## booth_walloc
module booth_walloc# (parameter COMPUTER_WIDTH=32,parameter WIDTH =COMPUTER_WIDTH+2)
(
  input               clk           ,
  input               reset         ,
  input  [COMPUTER_WIDTH:0] src1,
  input  [COMPUTER_WIDTH:0] src2,
  input         in_valid,
  output reg    in_ready,
  output reg    out_valid,
  output [COMPUTER_WIDTH*2-1:0] result
);
export LEC_CHECK = 0
export ABC_AREA = 0
export CAP_MARGIN = 25
export CELL_PAD_IN_SITES_GLOBAL_PLACEMENT = 3
export CORE_ASPECT_RATIO = 1.37
export CORE_MARGIN = 9
export CORE_UTILIZATION = 19
export CTS_CLUSTER_DIAMETER = 183
export CTS_CLUSTER_SIZE = 41
export GPL_ROUTABILITY_DRIVEN = 1
export GPL_TIMING_DRIVEN = 1
export MAX_ROUTING_LAYER = met5
export MIN_ROUTING_LAYER = met1
export PLACE_DENSITY_LB_ADDON = 0.28
export SLEW_MARGIN = 20
export TNS_END_PERCENT = 35
create_clock -name core_clock -period 8.0 [get_ports {clk}]
run.sh (not shown) runs the stock make flow with config.mk's settings and CLKGATE_MAP_FILE=.
The starting point completed without violations.
Then changed:
==> flow/config.mk (replaced) <==
export PLATFORM = sky130hd
export DESIGN_NAME = booth_walloc
export DESIGN_NICKNAME = booth_walloc
export VERILOG_FILES = /design/flow/design.v
export SDC_FILE = /design/flow/constraint.sdc
export NUM_CORES = 4
export LEC_CHECK = 0
export ABC_AREA = 0
export CAP_MARGIN = 20
export CORE_ASPECT_RATIO = 1.01
export CORE_MARGIN = 2
export CORE_UTILIZATION = 65
export CTS_CLUSTER_DIAMETER = 189
export CTS_CLUSTER_SIZE = 17
export GPL_ROUTABILITY_DRIVEN = 1
export MAX_ROUTING_LAYER = met5
export MIN_ROUTING_LAYER = met1
export SLEW_MARGIN = 20
==> flow/constraint.sdc (replaced) <==
create_clock -name core_clock -period 5.36 [get_ports {clk}]
set_input_delay 1.0720 -clock core_clock [delete_from_list [all_inputs] [get_ports {clk}]]
set_output_delay 1.0720 -clock core_clock [all_outputs]
set_load 0.01 [all_outputs]
=>
- The new run completed with no timing, DRC or antenna violations
- worst setup slack degrades by 1.2 ns
- utilization increases by 52 points
- total power climbs by well over a third
- final cell count shrinks by a quarter to a third
- sequential power grows by well over a third
Then changed:
==> flow/config.mk (replaced) <==
export PLATFORM = sky130hd
export DESIGN_NAME = booth_walloc
export DESIGN_NICKNAME = booth_walloc
export VERILOG_FILES = /design/flow/design.v
export SDC_FILE = /design/flow/constraint.sdc
export NUM_CORES = 4
export LEC_CHECK = 0
export CAP_MARGIN = 20
export CORE_MARGIN = 2
export CORE_UTILIZATION = 59
export SETUP_SLACK_MARGIN = 1.31
export SLEW_MARGIN = 20
==> flow/constraint.sdc (replaced) <==
create_clock -name core_clock -period 5.07 [get_ports {clk}]
set_input_delay 1.0140 -clock core_clock [delete_from_list [all_inputs] [get_ports {clk}]]
set_output_delay 1.0140 -clock core_clock [all_outputs]
set_load 0.01 [all_outputs]
The changed run completed and failed the layout checks on negative setup slack. Final cell count increases by 6.4%. First-iteration DRC count decreases by 4.5%. Die area increases by 10%. Non-clock buffer count increases by 251. Wire length increases by 11%. Total power increases by 9.5%. Via count increases by 4.5%. Critical path depth decreases by 1. Final area increases by 12%. Global-route usage decreases by 1.2 points. Combinational power increases by 9.9%.
Then changed:
--- a/flow/config.mk
+++ b/flow/config.mk
@@ -8,5 +8,4 @@
 export CAP_MARGIN = 20
 export CORE_MARGIN = 2
-export CORE_UTILIZATION = 59
-export SETUP_SLACK_MARGIN = 1.31
+export CORE_UTILIZATION = 54
 export SLEW_MARGIN = 20
==> flow/constraint.sdc (replaced) <==
create_clock -name core_clock -period 6.67 [get_ports {clk}]
set_input_delay 1.3340 -clock core_clock [delete_from_list [all_inputs] [get_ports {clk}]]
set_output_delay 1.3340 -clock core_clock [all_outputs]
set_load 0.01 [all_outputs]
Effect:
- With this change the flow completed without violations
- cell count falls by 4.5%
- sequential share of layout area goes up by 1.8 points
- die area grows by 9.1%
- worst hold slack degrades by 0.16 ns
- count of clock-buffer cells in the layout stays the same
- sequential power came out lower by 24%
- power falls by 29%
- final area is lower by 14%
- non-clock buffer count fell by 347
- via count fell by 9.3%
- clock skew barely changes
Then changed:
--- a/flow/config.mk
+++ b/flow/config.mk
@@ -6,6 +6,9 @@
 export NUM_CORES = 4
 export LEC_CHECK = 0
+export ABC_AREA = 1
 export CAP_MARGIN = 20
 export CORE_MARGIN = 2
-export CORE_UTILIZATION = 54
+export CORE_UTILIZATION = 68
+export CTS_CLUSTER_SIZE = 99
 export SLEW_MARGIN = 20
+export TNS_END_PERCENT = 10
==> flow/constraint.sdc (replaced) <==
create_clock -name core_clock -period 4.59 [get_ports {clk}]
set_input_delay 0.9180 -clock core_clock [delete_from_list [all_inputs] [get_ports {clk}]]
set_output_delay 0.9180 -clock core_clock [all_outputs]
set_load 0.01 [all_outputs]
What happened: The new run never finished: it broke off in global routing; die area is lower by 21%; area after synthesis went down by 0.71%; synthesized cell count climbs by 13%.

booth_walloc again, from the RTL that the note above started with.
==> flow/config.mk <==
export PLATFORM = sky130hd
export DESIGN_NAME = booth_walloc
export DESIGN_NICKNAME = booth_walloc
export VERILOG_FILES = /design/flow/design.v
export SDC_FILE = /design/flow/constraint.sdc
export NUM_CORES = 4
export LEC_CHECK = 0
export ABC_AREA = 1
export CAP_MARGIN = 20
export CORE_MARGIN = 2
export CORE_UTILIZATION = 72
export CTS_CLUSTER_DIAMETER = 190
export CTS_CLUSTER_SIZE = 97
export SETUP_SLACK_MARGIN = 0.64
export SLEW_MARGIN = 20
==> flow/constraint.sdc <==
create_clock -name core_clock -period 4.98 [get_ports {clk}]
set_input_delay 0.9960 -clock core_clock [delete_from_list [all_inputs] [get_ports {clk}]]
set_output_delay 0.9960 -clock core_clock [all_outputs]
set_load 0.01 [all_outputs]
The first run stopped in 5_1_grt (GRT-0232).
Edit:
==> flow/config.mk (replaced) <==
export PLATFORM = sky130hd
export DESIGN_NAME = booth_walloc
export DESIGN_NICKNAME = booth_walloc
export VERILOG_FILES = /design/flow/design.v
export SDC_FILE = /design/flow/constraint.sdc
export NUM_CORES = 4
export LEC_CHECK = 0
export CAP_MARGIN = 20
export CORE_MARGIN = 2
export CORE_UTILIZATION = 52
export CTS_CLUSTER_SIZE = 62
export SLEW_MARGIN = 20
==> flow/constraint.sdc (replaced) <==
create_clock -name core_clock -period 6.75 [get_ports {clk}]
set_input_delay 1.3500 -clock core_clock [delete_from_list [all_inputs] [get_ports {clk}]]
set_output_delay 1.3500 -clock core_clock [all_outputs]
set_load 0.01 [all_outputs]
Outcome: This time the run produced a clean layout. Synthesized cell count came out lower by 12%. Die area is higher by 39%. Synthesized area grows by 0.71%.
Edit:
--- a/flow/config.mk
+++ b/flow/config.mk
@@ -9,3 +9,4 @@
 export CORE_MARGIN = 2
-export CORE_UTILIZATION = 52
+export CORE_UTILIZATION = 56
+export CTS_CLUSTER_DIAMETER = 378
 export CTS_CLUSTER_SIZE = 62
==> flow/constraint.sdc (replaced) <==
create_clock -name core_clock -period 6.4 [get_ports {clk}]
set_input_delay 1.2800 -clock core_clock [delete_from_list [all_inputs] [get_ports {clk}]]
set_output_delay 1.2800 -clock core_clock [all_outputs]
set_load 0.01 [all_outputs]
The new run produced a clean layout; setup slack got worse by 0.028 ns; synthesized cell count is unchanged; synthesized area does not change; register-to-register slack got worse by 0.15 ns; combinational power climbs by about 10%; design area climbs by 0.46%; power climbs by 9.4%.
Edit:
--- a/flow/config.mk
+++ b/flow/config.mk
@@ -9,5 +9,6 @@
 export CORE_MARGIN = 2
-export CORE_UTILIZATION = 56
-export CTS_CLUSTER_DIAMETER = 378
-export CTS_CLUSTER_SIZE = 62
+export CORE_UTILIZATION = 68
+export CTS_CLUSTER_DIAMETER = 299
+export CTS_CLUSTER_SIZE = 99
 export SLEW_MARGIN = 20
+export TNS_END_PERCENT = 10
==> flow/constraint.sdc (replaced) <==
create_clock -name core_clock -period 4.59 [get_ports {clk}]
set_input_delay 0.9180 -clock core_clock [delete_from_list [all_inputs] [get_ports {clk}]]
set_output_delay 0.9180 -clock core_clock [all_outputs]
set_load 0.01 [all_outputs]
Effect:
- With this change the flow completed, yet does not pass: negative setup slack
- critical path depth climbs by 5
- global-route usage goes up by 15 points
- clock skew stays flat
- worst setup slack is worse by 0.89 ns
- cell count goes up by 7.8%
- wire length climbs by 24%
- via count came out higher by 20%
- synthesized cell count is unchanged
- die area came out lower by 17%
- non-clock buffer count increases by 600
- power grows by 55%
Edit:
--- a/flow/config.mk
+++ b/flow/config.mk
@@ -9,6 +9,5 @@
 export CORE_MARGIN = 2
-export CORE_UTILIZATION = 68
-export CTS_CLUSTER_DIAMETER = 299
-export CTS_CLUSTER_SIZE = 99
+export CORE_UTILIZATION = 65
+export CTS_CLUSTER_DIAMETER = 228
+export CTS_CLUSTER_SIZE = 100
 export SLEW_MARGIN = 20
-export TNS_END_PERCENT = 10
==> flow/constraint.sdc (replaced) <==
create_clock -name core_clock -period 7.5 [get_ports {clk}]
set_input_delay 1.5000 -clock core_clock [delete_from_list [all_inputs] [get_ports {clk}]]
set_output_delay 1.5000 -clock core_clock [all_outputs]
set_load 0.01 [all_outputs]
With this change the flow completed with no timing, DRC or antenna violations.
Count of clock-buffer cells in the layout rises by 1.
Register-to-register slack is better by 1.7 ns.
Routed wire length falls by 21%.

== v43 ==
The RTL this note starts from:
==> flow/design.v <==
module booth_sel(
  input [2:0] src,
  output [3:0] sel
);
wire y_add,y,y_sub;
wire sel_negative,sel_double_negative,sel_positive,sel_double_positive;
assign {y_add,y,y_sub} = src;
assign sel_negative =  y_add & (y & ~y_sub | ~y & y_sub);
assign sel_positive = ~y_add & (y & ~y_sub | ~y & y_sub);
assign sel_double_negative =  y_add & ~y & ~y_sub;
assign sel_double_positive = ~y_add &  y &  y_sub;
assign sel={sel_negative,sel_positive,sel_double_negative,sel_double_positive};
endmodule
module booth_result_sel(
  input [3:0] sel,
  input [1:0] src,
  output      p 
);
wire x,x_sub;
wire sel_negative,sel_double_negative,sel_positive,sel_double_positive;
assign {sel_negative,sel_positive,sel_double_negative,sel_double_positive}=sel;
assign {x,x_sub} =src;
assign p = ~(~(sel_negative & ~x) & ~(sel_double_negative & ~x_sub) 
           & ~(sel_positive & x ) & ~(sel_double_positive &  x_sub));
endmodule
module booth_partial
#(
    parameter WIDTH = 34
)
(
  input [2*WIDTH-1:0]  x_src,
  input [2:0] y_src,
  output [2*WIDTH-1:0]   p_result,
  output                cout 
);
wire y_add,y,y_sub;
assign {y_add,y,y_sub} = y_src;
wire [3:0] sel;
wire sel_negative,sel_double_negative,sel_positive,sel_double_positive;
assign {sel_negative,sel_positive,sel_double_negative,sel_double_positive}=sel;
assign cout=sel_negative || sel_double_negative;
booth_sel booth_sel(
    .src    (y_src),
    .sel    (sel)
);
booth_result_sel partial0(.sel (sel), .src ({x_src[0],1'b0}), .p (p_result[0]));
genvar x;
generate for ( x =1;x<WIDTH*2;x=x+1) begin : gen_partial
    booth_result_sel partial(.sel (sel), .src (x_src[x:x-1]), .p (p_result[x]));
end endgenerate
endmodule
module switch_17x68bits(
   input [1155:0] part_group,
      output [1155:0] sw_group
);
wire [67:0] po16,po15,po14,po13,po12,po11,po10,po09,po08,po07,po06,po05,po04,po03,po02,po01,po00;
assign {po16,po15,po14,po13,po12,po11,po10,po09,po08,po07,po06,po05,po04,po03,po02,po01,po00} = part_group;
genvar x;
generate for ( x =0;x<68;x=x+1) begin : gen_switch
    assign sw_group[(x+1)*17-1:x*17] = {po16[x],po15[x],po14[x],po13[x],po12[x],po11[x],po10[x],po09[x],
                                     po08[x],po07[x],po06[x],po05[x],po04[x],po03[x],po02[x],po01[x],po00[x]};
end endgenerate
endmodule
module walloc_17bits(
    input [16:0] src_in,
    input [13:0]  cin,
    output [13:0] cout_group,
    output      cout,s
);
wire [13:0] c;
wire [4:0] first_s;
csa csa0 (.in (src_in[16:14]), .cout (c[4]), .s (first_s[4]) );
csa csa1 (.in (src_in[13:11]), .cout (c[3]), .s (first_s[3]) );
csa csa2 (.in (src_in[10:08]), .cout (c[2]), .s (first_s[2]) );
csa csa3 (.in (src_in[07:05]), .cout (c[1]), .s (first_s[1]) );
csa csa4 (.in (src_in[04:02]), .cout (c[0]), .s (first_s[0]) );
wire [3:0] secnod_s;
csa csa5 (.in ({first_s[4:2]}             ), .cout (c[8]), .s (secnod_s[3]));
csa csa6 (.in ({first_s[1:0],src_in[1]}   ), .cout (c[7]), .s (secnod_s[2]));
csa csa7 (.in ({src_in[0],cin[4:3]}       ), .cout (c[6]), .s (secnod_s[1]));
csa csa8 (.in ({cin[2:0]}                 ), .cout (c[5]), .s (secnod_s[0]));
wire [1:0] thrid_s;
csa csa9 (.in (secnod_s[3:1]          ), .cout (c[10]), .s (thrid_s[1]));
csa csaA (.in ({secnod_s[0],cin[6:5]} ), .cout (c[09]), .s (thrid_s[0]));
wire [1:0] fourth_s;
csa csaB (.in ({thrid_s[1:0],cin[10]} ),  .cout (c[12]), .s (fourth_s[1]));
csa csaC (.in ({cin[9:7]             }),  .cout (c[11]), .s (fourth_s[0]));
wire fifth_s;
csa csaD (.in ({fourth_s[1:0],cin[11]}),  .cout (c[13]), .s (fifth_s));
csa csaE (.in ({fifth_s,cin[13:12]}   ),  .cout (cout),  .s  (s));
assign cout_group = c;
endmodule
module csa(
  input [2:0] in,
  output cout,s
);
wire a,b,cin;
assign a=in[2];
assign b=in[1];
assign cin=in[0];
assign s = a ^ b ^ cin;
assign cout = a & b | b & cin | a & cin;
endmodule
module booth_walloc# (parameter COMPUTER_WIDTH=32,parameter WIDTH =COMPUTER_WIDTH+2)
(
  input               clk           ,
  input               reset         ,
  input  [COMPUTER_WIDTH:0] src1,
  input  [COMPUTER_WIDTH:0] src2,
  input         in_valid,
  output reg    in_ready,
  output reg    out_valid,
  output [COMPUTER_WIDTH*2-1:0] result
);
reg [WIDTH-1:0] multiplier;
reg [WIDTH*2-1:0] multiplicand;
reg first_doing;
wire ready_to_doing;
assign ready_to_doing = in_ready && in_valid;
always@(posedge clk ) begin
      if (reset ) begin
        in_ready <=1'b0;
      end
      else begin
        in_ready<=1'b1;
      end
      if (ready_to_doing) begin
        first_doing<=1'b1;
      end
      else begin
        first_doing <= 1'b0;
      end
      out_valid <= first_doing;
end
always @(posedge clk ) begin
  if (ready_to_doing) begin
    multiplicand <= {{WIDTH{src1[COMPUTER_WIDTH]}},src1};
    multiplier <= {src2[COMPUTER_WIDTH],src2};
  end
end
wire [1155:0] part_group;
wire [16:0]   part_cout;
booth_partial part0 (.x_src (multiplicand), .y_src({multiplier[1:0],1'b0}), 
                        .p_result (part_group[67:0]), .cout(part_cout[0]));
genvar x;
generate for ( x =1;x<17;x=x+1) begin : gen_walloc_partial
booth_partial part (
                    .x_src ({multiplicand[2*WIDTH-1-2*x:0],
                    {2*x{1'b0}}}), 
                    .y_src({multiplier[(x+1)*2-1:x*2-1]}), 
                    .p_result (part_group[(x+1)*68-1:x*68]), .cout(part_cout[x]));
end endgenerate
wire [1155:0] swo_group; 
switch_17x68bits switch (.part_group (part_group), .sw_group (swo_group));
wire [937:0] wt_cout; 
wire [66:0]  wt_c;
wire [67:0]  wt_s;
walloc_17bits walloc00 (.src_in (swo_group[16:0]), .cin({part_cout[13:0]}), 
                    .cout_group (wt_cout[13:0]),  .cout(wt_c[0]), .s (wt_s[0]));
genvar y;
generate for ( y =1;y<67;y=y+1) begin : gen_walloc
walloc_17bits walloc  (.src_in (swo_group[(y+1)*17-1:y*17]), .cin({wt_cout[y*14-1:(y-1)*14]}), 
                    .cout_group (wt_cout[(y+1)*14-1:y*14]),  .cout(wt_c[y]), .s (wt_s[y]));
end endgenerate
walloc_17bits walloc67(.src_in (swo_group[1155:1139]), .cin({wt_cout[937:924]}), 
                    .cout_group (),  .cout(), .s (wt_s[67]));
reg [67:0] wt_s_buf,wt_c_buf;
reg  part_next_highest_bit;
always@(posedge clk ) begin
  if (first_doing) begin
    wt_c_buf <= {wt_c,part_cout[14]};
    wt_s_buf <= {wt_s};
    part_next_highest_bit <= part_cout[15];
  end
end
wire [WIDTH*2-1:0] adder_a;
wire [WIDTH*2-1:0] adder_b;
wire              adder_cin;
wire [WIDTH*2-1:0] adder_result;
wire        adder_cout;
assign adder_a   = wt_c_buf;
assign adder_b   = wt_s_buf;
assign adder_cin = part_next_highest_bit;
assign {adder_cout, adder_result} = adder_a + adder_b + {{WIDTH*2-2{1'b0}},adder_cin};
assign result = adder_result[COMPUTER_WIDTH*2-1:0];
endmodule
make LEC_CHECK=0 ABC_AREA=1 CAP_MARGIN=0 CORE_MARGIN=2 CORE_UTILIZATION=72 CTS_CLUSTER_DIAMETER=190 CTS_CLUSTER_SIZE=14 SLEW_MARGIN=20 finish   # period 4.98 ns
No final results exist for v43, since it was stopped by error GRT-0232 during global routing.
diff inputs: v43 => v4
Settings: ABC_AREA removed (was 1); CTS_CLUSTER_SIZE removed (was 14); CAP_MARGIN changed from 0 to 20; CORE_UTILIZATION changed from 72 to 40; CTS_CLUSTER_DIAMETER removed (was 190); the clock period (ns, I/O delays scaled along) changed from 4.98 to 6.67.
==> results <==
v4 ran to completion and came out clean on the timing, design-rule and antenna checks.
The lower average cell area after synthesis of v43 and v4 is in v43.
The xor and xnor area share after synthesis of v4 exceeds that of v43 by 11 points.
As far as number of hold-repair buffers added at the cts stage is concerned, v43 and v4 perform about the same.
On v4: synthesized net count is 9.9% lower than what v43 gave.
STATUS detailed placer's ending HPWL: v4 wins against v43
v4: post-cts resize count lower than v43
Core region area: v4 vs v43 up 82%
Looking at netlist area before placement across both flows, v4 is the weaker of the two, with v43 ahead.
Final weighted congestion in routability-driven placement of v4 falls short of that of v43 by more than 10%.
Edits applied to the flow inputs when going from v4 to v20:
Settings: setting TNS_END_PERCENT to 5 for the first time; setting CTS_CLUSTER_SIZE to 62 for the first time; changing CORE_UTILIZATION from 40 to 56; changing the clock period (ns, I/O delays scaled along) from 6.67 to 6.4.
### Flow results
Reported for v20 and v4, AND-OR/OR-AND share of the synthesized area turned out identical to the last digit.
In the tables for v20 and v4, placed wire-length estimate after detailed placement reads lower with v20.
Final cell area: v20 below v4
Diff v4..v20 | number of I/O pins | unchanged
Between v20 and v4, effective utilization at floorplan is lower for v4, v20 comes in above that.
Re critical path depth: v20 is 3 down on v4.
Relative to v20, the following input files were edited for v38:
Settings: TNS_END_PERCENT removed (was 5); CORE_UTILIZATION changed from 56 to 11; CTS_CLUSTER_SIZE removed (was 62); the clock period (ns, I/O delays scaled along) changed from 6.4 to 10.2.
Results
- Taking v20 as the reference, in v38 clock share of power has decreased; power dissipated in sequential cells decreased about 40%; cell area grew by 9.5%; total inserted antenna cells picked up an extra 1.
- Lower worst path required time was reported by v20, not v38.
No activity file was given, so power comes from the tool's default toggle rates.
